==> trial 43 <==
==> flow/design.v <==
module register_param #(
    parameter BIT_LENGTH = 2048
) (
    input clk, rst,
    input load,
    input [BIT_LENGTH - 1 : 0] parIn,
    output reg [BIT_LENGTH - 1 : 0] parOut
);
    always@(posedge clk, posedge rst) begin
        if (rst == 1)
            parOut <= 0;
        else begin
            if (load == 1)
                parOut <= parIn;
        end
    end
endmodule
module adder #(
    parameter BIT_LENGTH = 32
) (
    input signed [BIT_LENGTH - 1 : 0] in1, in2,
    input mode,  
    output signed [BIT_LENGTH - 1 : 0] out
);
    assign out = (mode == 1) ? (in1 + in2) : (in1 - in2);
endmodule
module upCounterRE #(
    parameter BIT_LENGTH = 16
) (
    input clk, rst,
    input init_cnt, en_cnt,
    output reg [BIT_LENGTH - 1 : 0] count
);
    always @(posedge clk, posedge rst) begin
        if (rst == 1)
            count <= 0;
        else begin
            if (init_cnt == 1)
                count <= 0;
            else if (en_cnt == 1)
                count <= count + 1;
        end
    end
endmodule
module cordic_linear_DP #(
    parameter FLOAT_SIZE = 24,
    parameter INT_SIZE = 8
) (
    input clk, rst,
    input signed [INT_SIZE + FLOAT_SIZE - 1:0] x, y, z,
    input mode,
    input loadX, loadY, loadZ,loadMode,
    input sel_input, adder_mode,
    input init_cnt, en_cnt,
    output signed [INT_SIZE + FLOAT_SIZE - 1:0] x_out, y_out, z_out,
    output co, phi
);
    wire signed [INT_SIZE + FLOAT_SIZE - 1:0] y_in, z_in;
    wire signed [INT_SIZE + FLOAT_SIZE - 1:0] out_adder_y, out_adder_z;
    assign y_in = (sel_input == 1) ? y : out_adder_y; 
    assign z_in = (sel_input == 1) ? z : out_adder_z; 
    register_param #(.BIT_LENGTH(INT_SIZE + FLOAT_SIZE)) X_Reg(
        .clk(clk),
        .rst(rst),
        .load(loadX),
        .parIn(x),
        .parOut(x_out)
    );
    register_param #(.BIT_LENGTH(INT_SIZE + FLOAT_SIZE)) Y_Reg(
        .clk(clk),
        .rst(rst),
        .load(loadY),
        .parIn(y_in),
        .parOut(y_out)
    );
    register_param #(.BIT_LENGTH(INT_SIZE + FLOAT_SIZE)) Z_Reg(
        .clk(clk),
        .rst(rst),
        .load(loadZ),
        .parIn(z_in),
        .parOut(z_out)
    );
    wire mode_val;
    register_param #(.BIT_LENGTH(1)) M_Reg(
        .clk(clk),
        .rst(rst),
        .load(loadMode),
        .parIn(mode),
        .parOut(mode_val)
    );
    wire [$clog2(FLOAT_SIZE) : 0] iter;
    upCounterRE #(.BIT_LENGTH($clog2(FLOAT_SIZE) + 1)) Iter_Count(
        .clk(clk),
        .rst(rst),
        .init_cnt(init_cnt),
        .en_cnt(en_cnt),
        .count(iter)
    );
    assign co = (iter == (FLOAT_SIZE)) ? 1'b1 : 1'b0;
    wire signed [INT_SIZE + FLOAT_SIZE - 1:0] x_shift, one, one_shift;
    assign x_shift = x >>> iter;
    assign one = { {(INT_SIZE-1){1'b0}}, 1'b1, {(FLOAT_SIZE){1'b0}} }; 
    assign one_shift = one >>> iter;
    adder #(.BIT_LENGTH(INT_SIZE + FLOAT_SIZE)) Y_Adder(
        .in1(y_out),
        .in2(x_shift),
        .mode(adder_mode),
        .out(out_adder_y)
    );
    adder #(.BIT_LENGTH(INT_SIZE + FLOAT_SIZE)) Z_Adder(
        .in1(z_out),
        .in2(one_shift),
        .mode(~adder_mode),
        .out(out_adder_z)
    );
    wire phi_rotate, phi_vector; 
    assign phi_rotate = (z_out[INT_SIZE + FLOAT_SIZE - 1] == 1) ? 1'b0 : 1'b1;
    assign phi_vector = (y_out[INT_SIZE + FLOAT_SIZE - 1] == 1) ? 1'b1 : 1'b0;
    assign phi = (mode_val == 1) ? phi_vector : phi_rotate;
endmodule
module cordic_linear_CU (
    input clk, rst,
    input start,
    input co, phi,
    output reg loadX, loadY, loadZ,loadMode,
    output reg sel_input, adder_mode,
    output reg init_cnt, en_cnt,
    output reg done
);
    parameter [1:0] IDLE = 0, INIT = 1, CALC = 2, DONE = 3;
    reg [1:0] ps, ns;
    always @(ps, start, co) begin
        case (ps)
            IDLE: ns = (start == 1) ? INIT : IDLE;
            INIT: ns = (start == 1 ) ? INIT : CALC;
            CALC: ns = (co == 1) ? DONE : CALC;
            DONE: ns = IDLE;
            default: ns = IDLE;
        endcase
    end
    always @(ps, phi) begin
        loadX = 0;
        loadY = 0;
        loadZ = 0;
        loadMode = 0;
        sel_input = 0;
        adder_mode = 0;
        init_cnt = 0;
        en_cnt = 0;
        done = 0;
        case (ps)
            IDLE: ;
            INIT: begin
                init_cnt = 1;
                loadX = 1;
                loadY = 1;
                loadZ = 1;
                loadMode = 1;
                sel_input = 1;
            end
            CALC: begin
                adder_mode = phi;
                en_cnt = 1;
                sel_input = 0;
                loadY = 1;
                loadZ = 1;
            end 
            DONE: done = 1;
            default: ;
        endcase
    end
    always @(posedge clk or posedge rst) begin
        if (rst == 1)
            ps <= IDLE;
        else 
            ps <= ns;
    end
endmodule
module cordic_linear #(
    parameter FLOAT_SIZE = 24,
    parameter INT_SIZE = 8
) (
    input clk, rst,
    input start,
    input signed [INT_SIZE + FLOAT_SIZE - 1:0] x, y, z,
    input mode,
    output signed [INT_SIZE + FLOAT_SIZE - 1:0] x_out, y_out, z_out,
    output done
);
    wire loadX, loadY, loadZ, loadMode;
    wire sel_input, adder_mode;
    wire init_cnt, en_cnt;
    wire co, phi;
    cordic_linear_DP #(.FLOAT_SIZE(FLOAT_SIZE), .INT_SIZE(INT_SIZE)) DP (
        .clk(clk),
        .rst(rst),
        .x(x),
        .y(y),
        .z(z),
        .mode(mode),
        .loadX(loadX),
        .loadY(loadY),
        .loadZ(loadZ),
        .loadMode(loadMode),
        .sel_input(sel_input),
        .adder_mode(adder_mode),
        .init_cnt(init_cnt),
        .en_cnt(en_cnt),
        .x_out(x_out),
        .y_out(y_out),
        .z_out(z_out),
        .co(co),
        .phi(phi)
    );
    cordic_linear_CU CU (
        .clk(clk),
        .rst(rst),
        .start(start),
        .co(co),
        .phi(phi),
        .loadX(loadX),
        .loadY(loadY),
        .loadZ(loadZ),
        .loadMode(loadMode),
        .sel_input(sel_input),
        .adder_mode(adder_mode),
        .init_cnt(init_cnt),
        .en_cnt(en_cnt),
        .done(done)
    );
endmodule
module reciprocal_float_DP (
    input clk, rst,
    input [31:0] x,
    input loadE, loadM, loadS,
    input selE, start_cordic,
    output [31:0] out,
    output done_cordic, zero_flag
);
    wire [7:0] E_val, E_in;
    wire [7:0] out_sub, E_reg_in;
    assign E_in = x[30:23];
    register_param #(.BIT_LENGTH(8)) E_Reg(
        .clk(clk),
        .rst(rst),
        .load(loadE),
        .parIn(E_reg_in),
        .parOut(E_val)
    );
    wire [22:0] M_val, M_in;
    assign M_in = x[22:0];
    register_param #(.BIT_LENGTH(23)) M_Reg(
        .clk(clk),
        .rst(rst),
        .load(loadM),
        .parIn(M_in),
        .parOut(M_val)
    );
    wire S_val, S_in;
    assign S_in = x[31];
    register_param #(.BIT_LENGTH(1)) S_Reg(
        .clk(clk),
        .rst(rst),
        .load(loadS),
        .parIn(S_in),
        .parOut(S_val)
    );
    assign E_reg_in = (selE == 1) ? E_in : out_sub;
    wire frac_zero;
    assign frac_zero = ~(|M_val);
    wire cin;
    assign cin = (frac_zero == 1) ? 1'b1 : 1'b0;
    assign out_sub = $unsigned(8'd253) - $unsigned(E_val) + cin;
    localparam FLOAT_SIZE = 24;
    localparam INT_SIZE = 2;
    wire signed [INT_SIZE + FLOAT_SIZE - 1:0] x_in, z, y;
    assign y = { {(INT_SIZE-1){1'b0}}, 1'b1, {(FLOAT_SIZE){1'b0}} };  
    assign z = {(INT_SIZE + FLOAT_SIZE){1'b0}};  
    assign x_in = { 2'b01, M_val, 1'b0};
    wire mode;
    assign mode = 1'b1;  
    wire signed [INT_SIZE + FLOAT_SIZE - 1:0] x_out, y_out, z_out;
    cordic_linear #(.FLOAT_SIZE(FLOAT_SIZE), .INT_SIZE(INT_SIZE)) Cordic_core(
        .clk(clk),
        .rst(rst),
        .start(start_cordic),
        .x(x_in),
        .y(y),
        .z(z),
        .mode(mode),
        .x_out(x_out),
        .y_out(y_out),
        .z_out(z_out),
        .done(done_cordic)
    );
    assign out = {S_val, E_val, z_out[22:0] };
    wire exp_zero;
    assign exp_zero = ~(|E_val);
    assign zero_flag = exp_zero && frac_zero;
endmodule
module reciprocal_float_CU (
    input clk, rst,
    input start,
    input done_cordic, zero_input,
    output reg loadE, loadM, loadS,
    output reg selE, start_cordic,
    output reg done, zero_flag
);
    parameter [2:0] IDLE = 0, INIT = 1, EXP = 2, CALC = 3, ZERO = 4;
    reg [2:0] ps, ns;
    always @(ps, start, zero_input, done_cordic) begin
        case (ps)
            IDLE: ns = (start == 1) ? INIT : IDLE;
            INIT: ns = (start == 1) ? INIT : EXP;
            EXP: ns = (zero_input == 1) ? ZERO : CALC;
            CALC: ns = (done_cordic == 1) ? IDLE : CALC;
            ZERO: ns = IDLE; 
            default: ns = IDLE;
        endcase
    end
    always @(ps, done_cordic, zero_input) begin
        loadE = 0;
        loadM = 0;
        loadS = 0;
        selE = 0;
        start_cordic = 0;
        done = 0;
        zero_flag = 0;
        case (ps)
            IDLE: ;
            INIT: begin
                selE = 1;
                loadE = 1;
                loadM = 1;
                loadS = 1;
            end 
            EXP: begin
                loadE = 1;
                start_cordic = ~zero_input;  
            end
            CALC: done = done_cordic;
            ZERO: begin
                done = 1;
                zero_flag = 1;
            end
            default: ;
        endcase
    end
    always @(posedge clk or posedge rst) begin
        if (rst == 1)
            ps <= IDLE;
        else 
            ps <= ns;
    end
endmodule
module reciprocal_float(
    input clk, rst,
    input start,
    input [31:0] x,
    output [31:0] out,
    output done, zero_flag
);
    wire loadE, loadM, loadS;
    wire selE, start_cordic;
    wire done_cordic, zero_input;
    reciprocal_float_DP DP (
        .clk(clk),
        .rst(rst),
        .x(x),
        .loadE(loadE),
        .loadM(loadM),
        .loadS(loadS),
        .selE(selE),
        .start_cordic(start_cordic),
        .out(out),
        .done_cordic(done_cordic),
        .zero_flag(zero_input)
    );
    reciprocal_float_CU CU (
        .clk(clk),
        .rst(rst),
        .start(start),
        .done_cordic(done_cordic),
        .zero_input(zero_input),
        .loadE(loadE),
        .loadM(loadM),
        .loadS(loadS),
        .selE(selE),
        .start_cordic(start_cordic),
        .done(done),
        .zero_flag(zero_flag)
    );
endmodule
==> flow/run.sh <==
#!/bin/bash
# the make line also repeats each setting of config.mk as NAME=value (left out here)
make -C /OpenROAD-flow-scripts/flow DESIGN_CONFIG=/design/flow/config.mk WORK_HOME=/design/flow/orfs CLKGATE_MAP_FILE= finish
==> flow/config.mk <==
export PLATFORM = sky130hd
export DESIGN_NAME = reciprocal_float
export DESIGN_NICKNAME = reciprocal_float
export VERILOG_FILES = /design/flow/design.v
export SDC_FILE = /design/flow/constraint.sdc
export NUM_CORES = 4
export LEC_CHECK = 0
export ABC_AREA = 1
export CAP_MARGIN = 30
export CORE_ASPECT_RATIO = 1.33
export CORE_MARGIN = 2
export CORE_UTILIZATION = 19
export CTS_CLUSTER_SIZE = 47
export GPL_ROUTABILITY_DRIVEN = 0
export GPL_TIMING_DRIVEN = 0
export MAX_ROUTING_LAYER = met5
export MIN_ROUTING_LAYER = met2
export PLACE_DENSITY = 0.65
export SETUP_SLACK_MARGIN = 3.11
export SLEW_MARGIN = 25
export TNS_END_PERCENT = 55
==> flow/constraint.sdc <==
create_clock -name core_clock -period 11.4 [get_ports {clk}]
set_input_delay 2.2800 -clock core_clock [delete_from_list [all_inputs] [get_ports {clk}]]
set_output_delay 2.2800 -clock core_clock [all_outputs]
set_load 0.01 [all_outputs]
==> build 48: changes against trial 43 <==
- ABC_AREA: 1 -> default
- CAP_MARGIN: 30 -> 20
- CORE_ASPECT_RATIO: 1.33 -> default
- CORE_UTILIZATION: 19 -> 39
- CTS_CLUSTER_SIZE: 47 -> default
- GPL_ROUTABILITY_DRIVEN: 0 -> default
- GPL_TIMING_DRIVEN: 0 -> default
- MAX_ROUTING_LAYER: met5 -> default
- MIN_ROUTING_LAYER: met2 -> default
- PLACE_DENSITY: 0.65 -> default
- SETUP_SLACK_MARGIN: 3.11 -> default
- SLEW_MARGIN: 25 -> 20
- TNS_END_PERCENT: 55 -> default
==> flow/constraint.sdc (replaced) <==
create_clock -name core_clock -period 11.9 [get_ports {clk}]
set_input_delay 2.3800 -clock core_clock [delete_from_list [all_inputs] [get_ports {clk}]]
set_output_delay 2.3800 -clock core_clock [all_outputs]
set_load 0.01 [all_outputs]
==> build 39: changes against trial 43 <==
- ABC_AREA: 1 -> default
- CAP_MARGIN: 30 -> 20
- CORE_ASPECT_RATIO: 1.33 -> 0.78
- CTS_CLUSTER_DIAMETER: default -> 26
- CTS_CLUSTER_SIZE: 47 -> 58
- GPL_ROUTABILITY_DRIVEN: 0 -> default
- GPL_TIMING_DRIVEN: 0 -> default
- MIN_ROUTING_LAYER: met2 -> default
- SLEW_MARGIN: 25 -> 20
- TNS_END_PERCENT: 55 -> 35
==> job_summary.md <==
### Yosys + OpenROAD results

| Metric | Value |
|---|---|
| Power Clock | `0.386 mW` |
| Area share, top type | `26.0%` |
| Drt pass-1 iters | `52` |
| Crit-path cells | `nor2_1, clkinv_1, nor2_1, nand2_1, clkinv_1, clkbuf_1, nor2_1, xnor2_1, inv_1, ha_1, nand3b_1, nand3_1, nand2_1, o21ai_0, a21oi_1, o21ai_0, a21boi_0, o21bai_1, nand2_1, nand2_1, o21ai_0` |
| Core Util, Final | `between 20% and 30%` |
| Vias in the first global route | `14000` |
| P&R area growth vs syn | `19.5%` |
| Status | `failed layout checks` |
| Worst path bufs/invs | `4` |
| Post-route DRC | `1` |
| Layout check faults | `DRC` |
| Placed insts | `roughly 2200` |
| Reg clk slew, reported paths | `90 ps` |
| Metal2 WL | `15.8 mm` |
| Placed cell area | `about 11000 um2` |
| FP Core Util | `19.1%` |
| Cycle use final | `48.0%` |
[end of results for trial 43]
==> job_summary.md <==
### Yosys + OpenROAD results

| Metric | Value |
|---|---|
| Status | `finished clean` |
| Drt pass-1 iters | `6` |
| Core Util, Final | `between 20% and 30%` |
| Reg clk slew, reported paths | `80 ps` |
| Placed cell area | `between 10000 and 15000 um2` |
| Metal2 WL | `about 11 mm` |
| Vias in the first global route | `about 7500` |
| Area share, top type | `a little over a quarter` |
| P&R area growth vs syn | `16.1%` |
| Cycle use final | `between 50 and 60%` |
| Crit-path cells | `buf_4, inv_1, ha_1, and3b_1, a31oi_1, a211o_1, o211a_1, ha_1, nand2_1, or4_1, o41ai_1, xnor2_1, ha_1, a21o_1, a22o_1, o41ai_1, o21ai_0, a21oi_1, o31ai_1, and4_1, a2111oi_2, nand3_1` |
| FP Core Util | `between 10% and 20%` |
| Post-route DRC | `0` |
| Power Clock | `approximately 0.33 mW` |
| Worst path bufs/invs | `2` |
[end of results for build 39]
==> job_summary.md <==
### Yosys + OpenROAD results

| Metric | Value |
|---|---|
| Area share, top type | `a little over a quarter` |
| Crit-path cells | `buf_4, mux4_1, mux2_2, a222oi_1, nand4_1, or4_1, o41ai_1, xnor2_1, ha_1, a21o_1, a22o_1, o41ai_1, o21ai_0, a21oi_1, o31ai_1, and4_1, a2111oi_2, nand3_1` |
| Metal2 WL | `10.8 mm` |
| Core Util, Final | `43.9%` |
| FP Core Util | `39.4%` |
| Status | `finished clean` |
| Drt pass-1 iters | `7` |
| Post-synthesis cell area | `between 9000 and 10000 um2` |
| Placed insts | `approximately 1400` |
| Die width | `approximately 160 um` |
| Placed cell area | `between 9000 and 10000 um2` |
| Worst path bufs/invs | `1` |
| Cycle use final | `around half` |
| Power Clock | `around 0.3 mW` |
| Reg clk slew, reported paths | `about 70 ps` |
| Post-route DRC | `0` |
[end of results for build 48]
Power and IR drop assume default switching activity.
